== run 1 ==
==> flow/design.v (excerpt) <==
module labyrinth_car
(
	input  		 clk	,
	input  		 rst	,	 
	input  		 echoR,
	input  		 echoL,
	input  		 echoM,
	output 		 trigR,	 
	output 		 trigL,
	output 		 trigM,
	output 		 Tx	,
	output [3:0] motors_PWM,
	output 		 led,
	output 		 buzzer
);
clock: 10.0 ns
lec_check: 0
abc_area: 1
cap_margin: 35
cell_pad_in_sites_detail_placement: 2
cell_pad_in_sites_global_placement: 2
core_aspect_ratio: 0.6
core_margin: 7
core_utilization: 50
gpl_routability_driven: 1
gpl_timing_driven: 1
place_density_lb_addon: 0.25
slew_margin: 25
run.sh (not shown) runs the stock make flow with config.mk's settings and CLKGATE_MAP_FILE=.
Run 1 did not finish: a tool error stopped it during global placement without I/O.
Modified inputs, run 2 compared to run 1
Settings: swapping 35 for 25 in CAP_MARGIN; swapping 25 for 20 in SLEW_MARGIN; swapping 50 for 40 in CORE_UTILIZATION; clearing CORE_ASPECT_RATIO, which used to be 0.6; swapping 1 for 0 in GPL_ROUTABILITY_DRIVEN; clearing PLACE_DENSITY_LB_ADDON, which used to be 0.25; clearing ABC_AREA, which used to be 1; clearing CELL_PAD_IN_SITES_GLOBAL_PLACEMENT, which used to be 2; clearing CELL_PAD_IN_SITES_DETAIL_PLACEMENT, which used to be 2; clearing GPL_TIMING_DRIVEN, which used to be 1.
==> comparison <==
- Max synthesized area across run 1 and run 2: run 1
- Run 2 — die area about 22% higher, run 1 as reference
- The final layout from run 2, which completed every stage, passed the timing, DRC and antenna checks at the end of the flow.
- Run 2 ended up with a lower cell total in the yosys stat output than run 1 did.
- Re sequential fraction of the synthesis area: run 1 and run 2 aren't equal, and the lower value belongs to run 1.
- Diff run 1 -> run 2: fraction of synthesized area in multiplexers shows an increase of 3.0 points; synthesized cell count shows a reduction of 406.
- Xor and xnor fraction of the mapped netlist area: run 2 higher than run 1
- Delta(synthesis area per yosys, run 2 - run 1) < 0
- Between run 1 and run 2, area of the core is lower for run 1, run 2 comes in above that.
Changes in run 3 relative to run 2:
Settings: CORE_MARGIN now 2, was 7; CAP_MARGIN now 20, was 25; GPL_ROUTABILITY_DRIVEN no longer set, was 0; CORE_UTILIZATION now 72, was 40; the clock period (ns, I/O delays scaled along) now 5.16, was 10.0.
### Flow results
No stage failed in run 3, and the final checks on the layout all came back clean.
Clock buffer instance count of the final layout, run 3 vs run 2: down by more than 10%
Taking run 2 as the reference, in run 3 global-route wire length before repair fell by 0.47%, worst setup slack fell by 4.76 ns.
Re post-detailed-placement cell area: run 2 was higher than run 3.
The logic share of the area number comes out higher for run 3 vs run 2.
Edits applied to the flow inputs when going from run 3 to run 4:
Settings: a change of CORE_UTILIZATION from 72 to 40; a change of the clock period (ns, I/O delays scaled along) from 5.16 to 10.0.
Notes after the runs:
Between run 4 and run 3, the difference in routed wire length is negligible. Sort run 4 and run 3 by proportion of power drawn by the clock network, ascending, and run 4 comes first. Delta(overall track demand over capacity in global routing, run 4 - run 3) < 0. Taking run 3 as the reference point, the post-route minimum period of run 4 rises by 0.070 ns. Both conditions hold for run 4: the flow ran to the end and the final layout passed the timing, DRC and antenna checks. Run 4: number of buffers and inverters on the critical path 3 below run 3.
#### Input delta (run 5 over run 4)
Settings: a change of CORE_MARGIN from 2 to 7; an added PLACE_DENSITY_LB_ADDON of 0.25; an added GPL_ROUTABILITY_DRIVEN of 0; an added GPL_TIMING_DRIVEN of 0; a change of CAP_MARGIN from 20 to 25; an added CELL_PAD_IN_SITES_DETAIL_PLACEMENT of 1.
Notes after the runs:
Lower per-cell routed wire length was reported by run 4, not run 5.
| met2 track demand over resource | run 5 vs run 4 | 7.1 points higher |
Sort run 5 and run 4 by worst hold slack, descending, and run 5 comes first.
Of run 5 and run 4, the run reporting the lower power drawn by the combinational cells was run 4.
In the tables for run 5 and run 4, clock power share reads lower with run 5.
Modified inputs, run 6 compared to run 5
Settings: swapping 25 for 10 in CAP_MARGIN; putting MAX_ROUTING_LAYER at met5 where nothing was set; clearing PLACE_DENSITY_LB_ADDON, which used to be 0.25; putting CORE_ASPECT_RATIO at 0.79 where nothing was set; swapping 40 for 49 in CORE_UTILIZATION; clearing CELL_PAD_IN_SITES_DETAIL_PLACEMENT, which used to be 1; swapping 0 for 1 in GPL_TIMING_DRIVEN; putting ABC_AREA at 1 where nothing was set; swapping 0 for 1 in GPL_ROUTABILITY_DRIVEN; swapping 7 for 10 in CORE_MARGIN; putting CTS_CLUSTER_DIAMETER at 282 where nothing was set.
Findings:
Delta (run 6 minus run 5): routed length on met2 has decreased, power consumed by the clock network has remained practically unchanged. Re cell count: run 6 is 213 up on run 5. The final reports for run 6 and run 5 show wire length lower in the former. Run 6 ended up with AK.duty[11] as its source of the critical timing path; run 5 ended up with AK.duty[2]. Changes observed in run 6 relative to run 5: transition at the pin with the smallest max-transition slack lower, average vias per placed instance lower, share of final layout cell area taken by clock buffers and inverters roughly the same, final area lower, average detailed-routed wire length per instance lower.


== red ==
labyrinth_car again, from the RTL that the note above started with.
Settings: LEC_CHECK=0, CAP_MARGIN=20, CELL_PAD_IN_SITES_DETAIL_PLACEMENT=0, CORE_MARGIN=4, CORE_UTILIZATION=72, CTS_CLUSTER_SIZE=26, GPL_ROUTABILITY_DRIVEN=1, MIN_ROUTING_LAYER=met1, PLACE_DENSITY_LB_ADDON=0.13, SETUP_SLACK_MARGIN=1.23, SLEW_MARGIN=10; clock period 4.35 ns.
red finished all stages; layout check result: FAIL, due to negative setup slack.
Here is what was changed in the inputs of blue compared with red.
==> flow/config.mk <==
export PLATFORM = sky130hd
export DESIGN_NAME = labyrinth_car
export DESIGN_NICKNAME = labyrinth_car
export VERILOG_FILES = /design/flow/design.v
export SDC_FILE = /design/flow/constraint.sdc
export NUM_CORES = 4
export LEC_CHECK = 0
export CAP_MARGIN = 20
export CORE_MARGIN = 2
export CORE_UTILIZATION = 72
export CTS_CLUSTER_SIZE = 32
export SLEW_MARGIN = 20
==> flow/constraint.sdc <==
create_clock -name core_clock -period 7.77 [get_ports {clk}]
set_input_delay 1.5540 -clock core_clock [delete_from_list [all_inputs] [get_ports {clk}]]
set_output_delay 1.5540 -clock core_clock [all_outputs]
set_load 0.01 [all_outputs]
### Flow results
blue completed every stage of the flow, and the final layout passed the timing, DRC and antenna checks. From red to blue the numbers moved as follows: first-iteration DRC count moved down; proportion of cell area occupied by registers rose 1.1 points; average vias per placed instance lost about 2.6%. When blue is set beside red, its instance count on the critical path turns out to be 2 larger. Higher worst endpoint required time goes to blue over red. Diff red -> blue | least setup slack across all paths after layout | increase of 2940 ps. Number of cells after detailed placement of blue falls short of that of red by a few percent.
For green, these inputs were changed with respect to blue:
diff --git a/flow/config.mk b/flow/config.mk
--- a/flow/config.mk
+++ b/flow/config.mk
@@ -10 +10 @@
-export CORE_UTILIZATION = 72
+export CORE_UTILIZATION = 70
@@ -11,0 +12 @@
+export SETUP_SLACK_MARGIN = 1.95
==> flow/constraint.sdc <==
create_clock -name core_clock -period 6.74 [get_ports {clk}]
set_input_delay 1.3480 -clock core_clock [delete_from_list [all_inputs] [get_ports {clk}]]
set_output_delay 1.3480 -clock core_clock [all_outputs]
set_load 0.01 [all_outputs]
--- outcome ---
Changes observed in green relative to blue: total wire length after detailed routing went up 4.6%, share of cell area taken by flip-flops and latches -0.24 points, number of clock buffers in the layout increased about 4%. Clock buffer count from CTS, green vs blue: down by a few percent. Comparing blue against green, there is no change at all in TritonCTS sink count. For green, the main power-consuming group was registers, unlike blue, where it was the clock network. Comparing blue and green, the lower routed length on met3 was measured on blue. A worst setup path endpoint of PWM.IN[2]$_SDFF_PP0_ is what green shows, while PWM.IN[0]$_SDFF_PP0_ belongs to blue. No stage failed in green, and the final checks on the layout all came back clean. Status: met3 track demand over resource in global routing parity (green, blue). Maximum clock skew at final layout: green higher than blue. Against blue, green reports a share of the core filled with cells in the final layout that is lower.
> inputs changed (green -> orange)
diff --git a/flow/config.mk b/flow/config.mk
--- a/flow/config.mk
+++ b/flow/config.mk
@@ -10,3 +10 @@
-export CORE_UTILIZATION = 70
-export CTS_CLUSTER_SIZE = 32
-export SETUP_SLACK_MARGIN = 1.95
+export CORE_UTILIZATION = 67
Delta (orange minus green): total vias in the final route down 1.7%; count of cells along the worst hold path barely changed.
Compare orange and green | global routing usage on met2 higher: green


## run A
Starting RTL as in the previous note.
==> flow/design.v (excerpt) <==
module labyrinth_car
(
	input  		 clk	,
	input  		 rst	,	 
	input  		 echoR,
	input  		 echoL,
	input  		 echoM,
	output 		 trigR,	 
	output 		 trigL,
	output 		 trigM,
	output 		 Tx	,
	output [3:0] motors_PWM,
	output 		 led,
	output 		 buzzer
);
export LEC_CHECK = 0
export ABC_AREA = 1
export CAP_MARGIN = 10
export CORE_ASPECT_RATIO = 0.79
export CORE_MARGIN = 10
export CORE_UTILIZATION = 40
export GPL_ROUTABILITY_DRIVEN = 0
export GPL_TIMING_DRIVEN = 0
export MAX_ROUTING_LAYER = met4
export SLEW_MARGIN = 20
create_clock -name core_clock -period 10.0 [get_ports {clk}]
For run B, these inputs were changed with respect to run A:
==> flow/config.mk <==
export PLATFORM = sky130hd
export DESIGN_NAME = labyrinth_car
export DESIGN_NICKNAME = labyrinth_car
export VERILOG_FILES = /design/flow/design.v
export SDC_FILE = /design/flow/constraint.sdc
export NUM_CORES = 4
export LEC_CHECK = 0
export ABC_AREA = 1
export CAP_MARGIN = 35
export CELL_PAD_IN_SITES_DETAIL_PLACEMENT = 1
export CELL_PAD_IN_SITES_GLOBAL_PLACEMENT = 2
export CORE_ASPECT_RATIO = 0.87
export CORE_MARGIN = 7
export CORE_UTILIZATION = 50
export GPL_ROUTABILITY_DRIVEN = 1
export GPL_TIMING_DRIVEN = 0
export PLACE_DENSITY_LB_ADDON = 0.25
export SLEW_MARGIN = 20
Findings:
Run B: it failed during global placement without I/O, and the tool reported FLW-0024. Share of flip-flops with an asynchronous set or reset: run A vs run B identical. Taking run A as the reference, in run B effective utilization at floorplan went up; vertical die dimension went down; full die area went down; synthesized cell count did not really move; post-synthesis sequential area ratio did not really move. From run A to run B the numbers moved as follows: area after synthesis did not really move, floorplan core area decreased by about 20% relative to the old numbers.
#### Input delta (run C over run B)
-- flow/config.mk --
<<< run B, line 8
export ABC_AREA = 1
export CAP_MARGIN = 35
export CELL_PAD_IN_SITES_DETAIL_PLACEMENT = 1
>>> run C, line 8
export ABC_AREA = 1
export CAP_MARGIN = 25
export CELL_PAD_IN_SITES_DETAIL_PLACEMENT = 1
<<< run B, line 13
export CORE_MARGIN = 7
export CORE_UTILIZATION = 50
export GPL_ROUTABILITY_DRIVEN = 1
export GPL_TIMING_DRIVEN = 0
>>> run C, line 13
export CORE_MARGIN = 7
export CORE_UTILIZATION = 40
export GPL_ROUTABILITY_DRIVEN = 0
export GPL_TIMING_DRIVEN = 0
Number of enable flip-flop cells: run C vs run B identical
Summary of run C over run B: placement row count shows an increase of 8, yosys synthesis chip area shows no meaningful change.
Horizontal die dimension came out higher on run C than on run B.
Run C -> run B: share of the synthesized netlist area taken by xor and xnor gates delta 0, exact match
Per the comparison of run C with run B, core outline area increased 25%; area of the mapped netlist essentially unchanged; die height increased about 11%; gate count after technology mapping essentially unchanged; total die size increased about 23%.
Run C reached the final stage; the timing, DRC and antenna checks on its layout passed.
Relative to run B, core utilization before placement has gone down in run C.
[inputs] run D vs run C
==> flow/config.mk <==
export PLATFORM = sky130hd
export DESIGN_NAME = labyrinth_car
export DESIGN_NICKNAME = labyrinth_car
export VERILOG_FILES = /design/flow/design.v
export SDC_FILE = /design/flow/constraint.sdc
export NUM_CORES = 4
export LEC_CHECK = 0
export ABC_AREA = 1
export CAP_MARGIN = 20
export CORE_MARGIN = 2
export CORE_UTILIZATION = 72
export GPL_ROUTABILITY_DRIVEN = 0
export PLACE_DENSITY_LB_ADDON = 0.11
export SLEW_MARGIN = 20
==> flow/constraint.sdc <==
create_clock -name core_clock -period 3.87 [get_ports {clk}]
set_input_delay 0.7740 -clock core_clock [delete_from_list [all_inputs] [get_ports {clk}]]
set_output_delay 0.7740 -clock core_clock [all_outputs]
set_load 0.01 [all_outputs]
### Flow results
The flow for run D finished, though final verification flagged negative setup slack.
Area: run D vs run C -> run D larger
Measured against each other, run D and run C differ in worst-path maximum fanout, the higher figure coming from run C.
Detailed-routed wire length on met3 in run D is 77% higher than in run C
Summary of run D over run C: register-to-register slack went down, maximum clock frequency went up, total of clock buffers placed in the layout went down.
No activity file was given, so power comes from the tool's default toggle rates.
